==> flow/design.v <==
module RandomNumberGenerator(clk, rst, load, key_x, seed_r, seed_g, seed_b, Rout, Gout, Bout, Key_ready);
    input wire clk;
    input wire rst;
    input wire load;                  
    input wire [15:0] key_x;          
    input wire [15:0] seed_r;         
    input wire [15:0] seed_g;
    input wire [15:0] seed_b;
    output reg [7:0] Rout;
    output reg [7:0] Gout;
    output reg [7:0] Bout;
    output reg Key_ready;
    wire Rout_bit;
    wire Gout_bit;
    wire Bout_bit;
    reg[15:0] Rlfsr;
    reg[15:0] Glfsr;
    reg[15:0] Blfsr;
    reg [2:0] bit_count;
    wire Rfeedback_lfsr;
    wire Gfeedback_lfsr;
    wire Bfeedback_lfsr;
    wire Rout_lfsr;
    wire Gout_lfsr;
    wire Bout_lfsr;
    reg signed [15:0] x; 
    reg signed [31:0] x_square; 
    reg signed [31:0] x_mult;  
    reg signed [15:0] x_next;
    wire out_chaotic;
    assign Rfeedback_lfsr = Rlfsr[15] ^ Rlfsr[13] ^ Rlfsr[12] ^ Rlfsr[10]; 
    assign Gfeedback_lfsr = Glfsr[15] ^ Glfsr[13] ^ Glfsr[12] ^ Glfsr[10]; 
    assign Bfeedback_lfsr = Blfsr[15] ^ Blfsr[13] ^ Blfsr[12] ^ Blfsr[10]; 
    assign Rout_lfsr = Rlfsr[15];
    assign Gout_lfsr = Glfsr[15];
    assign Bout_lfsr = Blfsr[15];
    assign out_chaotic = x_next[15];
    assign Rout_bit = Rout_lfsr ^ out_chaotic;
    assign Gout_bit = Gout_lfsr ^ out_chaotic;
    assign Bout_bit = Bout_lfsr ^ out_chaotic;
    always @(posedge clk or posedge rst) begin
        if (rst) begin
            Rlfsr <= 16'b0000000000000001;
            Glfsr <= 16'b0000000000000010;
            Blfsr <= 16'b0000000000000011;
            x <= 16'sh7EF0;                          
            Rout <= 8'b0;
            Gout <= 8'b0;
            Bout <= 8'b0;
            Key_ready <= 0;
            bit_count <=0;
            x_square <= 0;
            x_next <= 0;
            x_mult <= 0;
        end
        else if (load) begin
            Rlfsr <= seed_r;
            Glfsr <= seed_g;
            Blfsr <= seed_b;
            x <= key_x;
            Rout <= 8'b0;
            Gout <= 8'b0;
            Bout <= 8'b0;
            Key_ready <= 0;
            bit_count <=0;
            x_square <= 0;
            x_next <= 0;
            x_mult <= 0;
        end
        else begin
            Rlfsr <= {Rlfsr[14:0], Rfeedback_lfsr};
            Glfsr <= {Glfsr[14:0], Gfeedback_lfsr};
            Blfsr <= {Blfsr[14:0], Bfeedback_lfsr};
            Rout <= {Rout[6:0], Rout_bit};
            Gout <= {Gout[6:0], Gout_bit};
            Bout <= {Bout[6:0], Bout_bit};
            if (bit_count == 3'd7) begin
                Key_ready <= 1;   
                bit_count <= 0;
            end 
            else begin
                Key_ready <= 0;
                bit_count <= bit_count + 1;
            end
            x_square <= x * x;                        
            x_mult <= x_square <<< 1;                 
            x_next <= 16'sh7FFF - x_mult[30:15];      
            x <= x_next;
        end
    end
endmodule
Settings: LEC_CHECK=0, CAP_MARGIN=20, CORE_MARGIN=2, CORE_UTILIZATION=40, SLEW_MARGIN=20; clock period 6.91 ns.
run.sh (not shown) runs the stock make flow with config.mk's settings and CLKGATE_MAP_FILE=.
Change:
--- a/flow/config.mk
+++ b/flow/config.mk
@@ -10 +10 @@
-export CORE_UTILIZATION = 40
+export CORE_UTILIZATION = 66
The new run ran to the end with no violations.
Wire length is about the same.
Core utilization goes up by 29 points.
Non-clock buffer count is unchanged.
Sequential share of layout area goes up by 0.50 points.
First-iteration DRC count goes down by 24%.
Fmax is about the same.
Design area goes down by 2.1%.
Worst setup slack gains 0.0048 ns.
Change:
--- a/flow/config.mk
+++ b/flow/config.mk
@@ -8,0 +9 @@
+export CORE_ASPECT_RATIO = 0.5
@@ -10 +11 @@
-export CORE_UTILIZATION = 66
+export CORE_UTILIZATION = 68
@@ -11,0 +13 @@
+export TNS_END_PERCENT = 5
==> flow/constraint.sdc (replaced) <==
create_clock -name core_clock -period 10.0 [get_ports {clk}]
set_input_delay 2.0000 -clock core_clock [delete_from_list [all_inputs] [get_ports {clk}]]
set_output_delay 2.0000 -clock core_clock [all_outputs]
set_load 0.01 [all_outputs]
After rerunning: The new run passed the timing, design-rule and antenna checks; wire length rises by 1.4%; sequential share of layout area barely changes; synthesized cell count stays the same; hold slack is about the same; non-clock buffer count falls by 12; critical path depth falls by 1; core utilization rises by 3.2 points; via count is about the same; die size falls by 2.5%.
Change:
--- a/flow/config.mk
+++ b/flow/config.mk
@@ -8 +8 @@
-export CAP_MARGIN = 20
+export CAP_MARGIN = 0
@@ -10,2 +10,4 @@
-export CORE_MARGIN = 2
-export CORE_UTILIZATION = 68
+export CORE_MARGIN = 8
+export CORE_UTILIZATION = 58
+export PLACE_DENSITY_LB_ADDON = 0.02
+export SETUP_SLACK_MARGIN = -0.99
After rerunning:
- global-route usage shrinks by 8.5 points
- routed wire length shrinks by 1.8%
- cell area hardly moves
Change:
==> flow/config.mk (replaced) <==
export PLATFORM = sky130hd
export DESIGN_NAME = RandomNumberGenerator
export DESIGN_NICKNAME = RandomNumberGenerator
export VERILOG_FILES = /design/flow/design.v
export SDC_FILE = /design/flow/constraint.sdc
export NUM_CORES = 4
export LEC_CHECK = 0
export ABC_AREA = 1
export CAP_MARGIN = 20
export CORE_MARGIN = 2
export CORE_UTILIZATION = 40
export GPL_TIMING_DRIVEN = 0
export HOLD_SLACK_MARGIN = 0.27
export SLEW_MARGIN = 20
The changed run completed without violations.
Utilization drops by 21 points.
Setup slack gets better by 0.58 ns.
Synthesized area rises by 7.3%.
Wire length went up by 27%.
Critical path depth grows by 3.


RTL: the design.v shown in full above, as it stands there.
==> flow/config.mk <==
export PLATFORM = sky130hd
export DESIGN_NAME = RandomNumberGenerator
export DESIGN_NICKNAME = RandomNumberGenerator
export VERILOG_FILES = /design/flow/design.v
export SDC_FILE = /design/flow/constraint.sdc
export NUM_CORES = 4
export LEC_CHECK = 0
export CAP_MARGIN = 20
export CORE_MARGIN = 2
export CORE_UTILIZATION = 40
export CTS_CLUSTER_SIZE = 79
export SLEW_MARGIN = 20
export TNS_END_PERCENT = 5
==> flow/constraint.sdc <==
create_clock -name core_clock -period 10.0 [get_ports {clk}]
set_input_delay 2.0000 -clock core_clock [delete_from_list [all_inputs] [get_ports {clk}]]
set_output_delay 2.0000 -clock core_clock [all_outputs]
set_load 0.01 [all_outputs]
The baseline passed the timing, design-rule and antenna checks.
Change:
CORE_ASPECT_RATIO = 0.5   (was default)
CORE_MARGIN = 8   (was 2)
CORE_UTILIZATION = 58   (was 40)
CTS_CLUSTER_SIZE = default   (was 79)
SETUP_SLACK_MARGIN = 1.75   (was default)
Clock-buffer cell count drops by 1; die area drops by about 18%; core utilization went up by 22 points; final cell count came out lower by 8.1%; first-iteration DRC count goes down by 4.4%; cell area shrinks by about 1%; critical path depth does not change.
Change:
ABC_AREA = 1   (was default)
CORE_MARGIN = 2   (was 8)
CORE_UTILIZATION = 40   (was 58)
CTS_CLUSTER_DIAMETER = 362   (was default)
CTS_CLUSTER_SIZE = 99   (was default)
HOLD_SLACK_MARGIN = -0.09   (was default)
PLACE_DENSITY_LB_ADDON = 0.28   (was default)
SETUP_SLACK_MARGIN = default   (was 1.75)
TNS_END_PERCENT = 20   (was 5)
Register-to-register slack gets better by 1.0 ns.
Setup slack gets better by 1.0 ns.
Design area is higher by a little under a tenth.
Synthesized cell count is higher by well over a third.
Sequential share of layout area is lower by 1.6 points.
Final cell count is higher by well over a third.
Global-route usage is lower by 2.7 points.
Wire length is higher by roughly a tenth.
Core utilization is lower by 22 points.
Change:
ABC_AREA = 0   (was 1)
CELL_PAD_IN_SITES_GLOBAL_PLACEMENT = 1   (was default)
CORE_ASPECT_RATIO = default   (was 0.5)
CTS_CLUSTER_DIAMETER = default   (was 362)
CTS_CLUSTER_SIZE = default   (was 99)
GPL_TIMING_DRIVEN = 0   (was default)
HOLD_SLACK_MARGIN = 0.27   (was -0.09)
PLACE_DENSITY_LB_ADDON = default   (was 0.28)
TNS_END_PERCENT = 90   (was 20)
After rerunning: Critical path depth drops by 3; via count drops by about a fifth; routed wire length barely changes; design area drops by a few percent; utilization climbs by 0.69 points; non-clock buffer count climbs by 32; clock skew climbs by 0.010 ns; maximum frequency drops by about a fifth; die area drops by a few percent.


== job 2006 ==
// RandomNumberGenerator: RTL as listed in full above, without the edits since
clock: 4.5 ns
lec_check: 0
abc_area: 1
cap_margin: 20
core_margin: 2
core_utilization: 72
cts_cluster_diameter: 317
cts_cluster_size: 99
place_density: 0.42
setup_slack_margin: -0.1
slew_margin: 20
Job 2006 did not finish; a tool error ended it in global routing (5_1_grt).
For job 6273, these inputs were changed with respect to job 2006:
- removing CTS_CLUSTER_DIAMETER (formerly 317)
- removing SETUP_SLACK_MARGIN (formerly -0.1)
- changing CTS_CLUSTER_SIZE from 99 to 81
- changing PLACE_DENSITY from 0.42 to 0.8
- setting HOLD_SLACK_MARGIN to -0.1 for the first time
- changing the clock period (ns, I/O delays scaled along) from 4.5 to 5.94
==> results <==
There was hardly any difference in total number of H-tree levels between job 2006 and job 6273.
From job 6273 to job 2006, synthesized area divided by synthesized cell count did not move at all.
Starting density of the core came out exactly the same in job 6273 and job 2006.
Of job 2006 and job 6273, only job 6273 finishes the flow clean.
For job 1255, these inputs were changed with respect to job 6273:
- a change of HOLD_SLACK_MARGIN from -0.1 to -0.09
- a deleted CTS_CLUSTER_SIZE that had been 81
- a change of PLACE_DENSITY from 0.8 to 0.42
- a change of the clock period (ns, I/O delays scaled along) from 5.94 to 5.46
Notes after the runs:
Job 1255 finished all stages; layout check result: FAIL, due to negative setup slack.
Achievable frequency: job 1255 vs job 6273 down 4.4%
As far as total number of H-tree levels goes, job 1255 and job 6273 are indistinguishable; the numbers are identical.
Summary of job 1255 over job 6273: area added between synthesis and finish rose 13 points; met2 wire length rose 46%; clock skew rose 0.0078 ns.
Delta (job 1255 minus job 6273): worst setup slack decreased by 0.75 ns relative to the old numbers; relative slew slack now sits higher; cell area after layout now larger.


run A:
Starts from the design.v that is shown in full above.
Settings: LEC_CHECK=0, ABC_AREA=1, CAP_MARGIN=20, CORE_MARGIN=2, CORE_UTILIZATION=72, CTS_CLUSTER_SIZE=37, HOLD_SLACK_MARGIN=-0.08, PLACE_DENSITY=0.79, SLEW_MARGIN=20; clock period 5.46 ns.
From the logs: run A reached the end of the flow and failed the layout checks with negative setup slack.
#### Input delta (run B over run A)
Settings: a change of PLACE_DENSITY from 0.79 to 0.8; a change of HOLD_SLACK_MARGIN from -0.08 to -0.1; a deleted CTS_CLUSTER_SIZE that had been 37; an added CTS_CLUSTER_DIAMETER of 202; a change of the clock period (ns, I/O delays scaled along) from 5.46 to 5.94.
Findings:
- Run B has completed all stages; timing, DRC and antenna checks passed.
- When run B is measured against run A, its sequential share of layout area turns out 2.0 points higher.
- Compared with run A, in run B count of plain and timing-repair buffers went down by 84; routing usage on met1 now smaller.
- Going from run A to run B, buffering overhead down 4.0 points; timing-limited maximum frequency up about 5%.
- The final worst slack number comes out lower for run A vs run B.
[inputs] run C vs run B
Settings: removing ABC_AREA (formerly 1); removing HOLD_SLACK_MARGIN (formerly -0.1); removing CTS_CLUSTER_DIAMETER (formerly 202).
==> results <==
Side by side, fraction of the core area covered by cells at the end of the flow turned out higher in run C than in run B.
Diff run B..run C | sequential share of layout area | negligible
Higher number of cell instances on the worst register-to-register path was reported by run B, not run C.
Summary of run C over run B: core area fell 1400 um^2; shortest clock period the worst path allows after layout rose 0.27 ns; portion of the clock cycle consumed by the worst path in the final layout rose 4.6 points; total of plain and repair buffers excluding clock buffers rose 66; horizontal die dimension fell about 3.4%.
Clock-cell share of area (run C over run B): increase, 0.18 points
Combinational gate area down about 1.6% in run C wrt run B
Summary across run B and run C: the single failing run is run C.
Run C: all stages done; final checks FAILED (negative setup slack).
For run D, these inputs were changed with respect to run C:
Settings: setting TNS_END_PERCENT to 75 for the first time; setting CTS_CLUSTER_DIAMETER to 228 for the first time; removing PLACE_DENSITY (formerly 0.8); changing the clock period (ns, I/O delays scaled along) from 5.94 to 8.75.
--- outcome ---
Run D and run C ended up with nearly the same post-route worst hold slack.
As far as number of antenna violations at the first check in global routing goes, run D and run C are indistinguishable; the numbers are identical.
Run D against run C: number of cells after detailed placement down 84; routed length on met2 has decreased; layout clock buffer count now larger.
Run D was carried through to the last stage, and its layout satisfied the timing, design-rule and antenna checks.
The run with more routed wire is run C, not run D.
When the final numbers for run D and run C were put side by side, the post-synthesis to final-layout area growth turned out to be smaller in run D.
Global routing met3 resource utilization was higher in the run labelled run C.


## v40
Starts from the design.v that is shown in full above.
clock: 8.75 ns
lec_check: 0
cap_margin: 20
core_margin: 2
core_utilization: 72
cts_cluster_diameter: 228
cts_cluster_size: 74
place_density_lb_addon: 0.0
setup_slack_margin: 0.81
slew_margin: 20
tns_end_percent: 75
The following lists how v32 was set up differently from v40:
Settings: removing PLACE_DENSITY_LB_ADDON (formerly 0.0); changing CORE_UTILIZATION from 72 to 64; removing CTS_CLUSTER_DIAMETER (formerly 228); removing CTS_CLUSTER_SIZE (formerly 74); removing TNS_END_PERCENT (formerly 75); removing SETUP_SLACK_MARGIN (formerly 0.81); changing the clock period (ns, I/O delays scaled along) from 8.75 to 6.76.
### Flow results
In summary, v32 completed successfully, with a layout that passed the timing, design-rule and antenna checks.
v32 against v40: area share of fa/ha/maj cells after synthesis did not really move; worst stage delay on the critical path lower; worst setup slack down 1500 ps.
Diff v32 and v40: first-pass GRT wire length lower in v32
Taking v40 as the reference, in v32 final core utilization shows a reduction of 8.3 points.
--- input diff v32..v1 ---
Settings: CTS_CLUSTER_SIZE newly set to 95; ABC_AREA newly set to 1; CORE_UTILIZATION changed from 64 to 72; CTS_CLUSTER_DIAMETER newly set to 374; the clock period (ns, I/O delays scaled along) changed from 6.76 to 7.42.
--- outcome ---
v1 ended up with a higher worst setup slack than v32 did. [compare] base=v32 new=v1: share of the clock period used by the worst path after layout moved down, total routing resource utilization after global routing moved up, wire length moved up, clock network area share moved down, area after synthesis moved up.
### v1 -> v29
Settings: CTS_CLUSTER_SIZE changed from 95 to 99; PLACE_DENSITY newly set to 0.4; SETUP_SLACK_MARGIN newly set to -0.1; the clock period (ns, I/O delays scaled along) changed from 7.42 to 5.69.
## What came out
- Having completed the whole flow, v1 delivered a layout that passed the timing, design-rule and antenna checks.
- v29 had finished all stages when the layout checks came back failing, citing setup timing.
- Diff v29 and v1: HPWL after detailed placement higher in v29
- v29 against v1; total number of cells along the worst setup path is up by more than a quarter.
- Per the comparison of v29 with v1, maximum number of pins on one net before global-route repair fell by about 16%, aggregate global-route resource usage climbed 2.0 points.
Input changes introduced in v34 (baseline for comparison: v29):
Settings: clearing ABC_AREA, which used to be 1; clearing PLACE_DENSITY, which used to be 0.4; clearing CTS_CLUSTER_SIZE, which used to be 99; clearing SETUP_SLACK_MARGIN, which used to be -0.1; swapping 72 for 40 in CORE_UTILIZATION; clearing CTS_CLUSTER_DIAMETER, which used to be 374; swapping 5.69 for 10.0 in the clock period (ns, I/O delays scaled along).
Notes after the runs:
- Via density per instance, v29 and v34: smaller value in v34
- Going from v29 to v34, Yosys chip area shrank by a few percent.
- In terms of final worst hold slack, v29 and v34 differ only marginally.
- Comparing v29 with v34, the clock-pin slew on the worst setup and hold paths came out essentially unchanged.
- Sort v29 and v34 by synthesized area, descending, and v29 comes first.
- Sort v29 and v34 by area of placed instances, descending, and v29 comes first.
- v34 vs. v29: via count went down by about 28%.
- Against v29, total met3 wirelength after detailed routing in v34 fell by more than half.
- v34 vs v29: detailed router's first-iteration violation count down
- v34 against v29: critical path depth moved down, sequential share of layout area moved up.
- v34 | status: complete | timing, DRC, antenna: pass
Changes in v21 relative to v34:
Settings: an added ABC_AREA of 1; an added CTS_CLUSTER_SIZE of 79; a change of CORE_UTILIZATION from 40 to 23; a change of SLEW_MARGIN from 20 to 10; an added TNS_END_PERCENT of 5; an added GPL_ROUTABILITY_DRIVEN of 0; a change of CAP_MARGIN from 20 to 0; an added HOLD_SLACK_MARGIN of 0.2.
[summary]
v34 | status: complete | timing, DRC, antenna: pass. Looking at the reports, v21 completed the entire flow and the layout it produced met the timing, design-rule and antenna checks. The multi-input gate share of total cell area of v21 falls short of that of v34 by 2.5 points. Compared with v34, v21 shows a higher worst setup slack. Delta(critical-path maximum fanout, v21 - v34) > 0. Between v34 and v21, the difference in clock edge transition at the registers on the reported setup and hold paths is negligible. In v21, the cell area came out 9.4% above the value in v34. Looking at area overhead of the layout relative to synthesis across v34 and v21, the one that comes out lower is v34. Fmax grows by a little under 10% when moving from v34 to v21. What v21 reported for net count of the finished layout has to be multiplied by 0.79 to get the figure for v34. Of v34 and v21, v21 shows the higher layout clock buffer count, with v34 below it. Number of optimization iterations in the first detailed-route pass ends up higher on v21.
